Setup of build 33:
==> flow/design.v (excerpt) <==
module dualPortRAM(clk,rst,wr_en,rd_en,din,wr_add,rd_add,dout);
Size in the first run: ~3000 cells after synthesis, roughly 520 flip-flops, ~32 I/O pins, ~23000 um2 of cells after synthesis.
export LEC_CHECK = 0
export ABC_AREA = 1
export CAP_MARGIN = 20
export CELL_PAD_IN_SITES_DETAIL_PLACEMENT = 1
export CELL_PAD_IN_SITES_GLOBAL_PLACEMENT = 2
export CORE_MARGIN = 10
export CORE_UTILIZATION = 40
export CTS_CLUSTER_SIZE = 54
export GPL_TIMING_DRIVEN = 1
export HOLD_SLACK_MARGIN = 0.24
export MAX_ROUTING_LAYER = met4
export MIN_ROUTING_LAYER = met2
export SLEW_MARGIN = 40
export TNS_END_PERCENT = 20
create_clock -name core_clock -period 2.28 [get_ports {clk}]
run.sh (not shown) runs the stock make flow with config.mk's settings and CLKGATE_MAP_FILE=.
Complete run, failing final checks: build 33, reason negative setup slack.
What build 3 does differently from build 33 at the input level:
- a deleted HOLD_SLACK_MARGIN that had been 0.24
- a change of CELL_PAD_IN_SITES_GLOBAL_PLACEMENT from 2 to 0
- a deleted ABC_AREA that had been 1
- a change of CORE_MARGIN from 10 to 2
- a deleted CTS_CLUSTER_SIZE that had been 54
- an added CORE_ASPECT_RATIO of 1.27
- a change of CORE_UTILIZATION from 40 to 33
- a deleted MIN_ROUTING_LAYER that had been met2
- a deleted TNS_END_PERCENT that had been 20
- a deleted GPL_TIMING_DRIVEN that had been 1
- a deleted CELL_PAD_IN_SITES_DETAIL_PLACEMENT that had been 1
- an added PLACE_DENSITY_LB_ADDON of 0.2
- a deleted MAX_ROUTING_LAYER that had been met4
- a change of SLEW_MARGIN from 40 to 20
- a change of the clock period (ns, I/O delays scaled along) from 2.28 to 5.67
## What came out
Build 3 completed; timing, DRC and antenna clean. Compared with build 33, build 3 shows synthesized instance count that has gone down by more than a quarter. Pin count of the biggest net entering global routing ends up lower on build 33. Setup slack in build 3 is larger than in build 33. A worst setup path startpoint of rd_add[1] is what build 33 shows, while rd_add[3] belongs to build 3. From build 33 to build 3 the numbers moved as follows: total non-filler cell area in the finished layout now sits lower; count of cells along the worst register-to-register path lower; number of global-route vias before repair dropped 16600; placeable core area moved up; post-detailed-route wirelength per cell now sits higher. Min setup-violating endpoint count in the final report across build 3 and build 33: build 3. [build 3 vs build 33] fraction of area in registers: higher in build 3. Internal power | build 3 below build 33.
#### Input delta (build 59 over build 3)
- swapping 1.27 for 1.42 in CORE_ASPECT_RATIO
- swapping 33 for 26 in CORE_UTILIZATION
- putting CTS_CLUSTER_DIAMETER at 96 where nothing was set
- swapping 0 for 3 in CELL_PAD_IN_SITES_GLOBAL_PLACEMENT
- swapping 0.2 for 0.08 in PLACE_DENSITY_LB_ADDON
- putting MAX_ROUTING_LAYER at met4 where nothing was set
- putting GPL_ROUTABILITY_DRIVEN at 0 where nothing was set
- putting SETUP_SLACK_MARGIN at -0.32 where nothing was set
- swapping 5.67 for 3.6 in the clock period (ns, I/O delays scaled along)
--- outcome ---
Build 59 reports its origin of the worst setup path as rd_add[4] while build 3 reports rd_add[3]. Measured against each other, build 3 and build 59 differ in relative contribution of the clock network to total power, the lower figure coming from build 3. | count of cell instances traversed by the critical path | build 59 vs build 3 | 3 higher |. Clock insertion delay at the later pin of the skew report: build 3 and build 59 compared, higher one is build 59. Build 59 against build 3: areal power density over the cells went up; fraction of area in registers went down; total routed wirelength went up; final instance area went up; synthesized cell count did not really move. Delta (build 59 minus build 3): chip area went up; met1 global-route usage held steady.
For build 21, these inputs were changed with respect to build 59:
- removing CORE_ASPECT_RATIO (formerly 1.42)
- removing GPL_ROUTABILITY_DRIVEN (formerly 0)
- changing CORE_UTILIZATION from 26 to 40
- removing PLACE_DENSITY_LB_ADDON (formerly 0.08)
- removing CELL_PAD_IN_SITES_GLOBAL_PLACEMENT (formerly 3)
- removing MAX_ROUTING_LAYER (formerly met4)
- removing CTS_CLUSTER_DIAMETER (formerly 96)
- changing SETUP_SLACK_MARGIN from -0.32 to 0.33
- changing the clock period (ns, I/O delays scaled along) from 3.6 to 3.57
--- outcome ---
Worst hold slack: build 59 vs build 21, no meaningful difference
Changes observed in build 21 relative to build 59: half-perimeter wire length of the detailed placement result lost 20%; met1 usage in global routing picked up an extra 12 points; sequential share of power picked up an extra 0.5 points; area overhead of the layout relative to synthesis lost 4.7 points; wire length of the first global-routing pass lost about 17%.
Build 21 against build 59: non-clock buffer count went down by about 22%, slack of the critical path went up by 0.013 ns.
Going from build 59 to build 21, final core area utilization rose by 16 points, global-route usage has increased.
The worst setup path endpoint comes out dout[3]$_DFFE_PP0P_ in one run and dout[6]$_DFFE_PP0P_ in the other, namely in build 21 and build 59 respectively.
Power figures rest on the tool's default switching activity, not on a simulated workload.
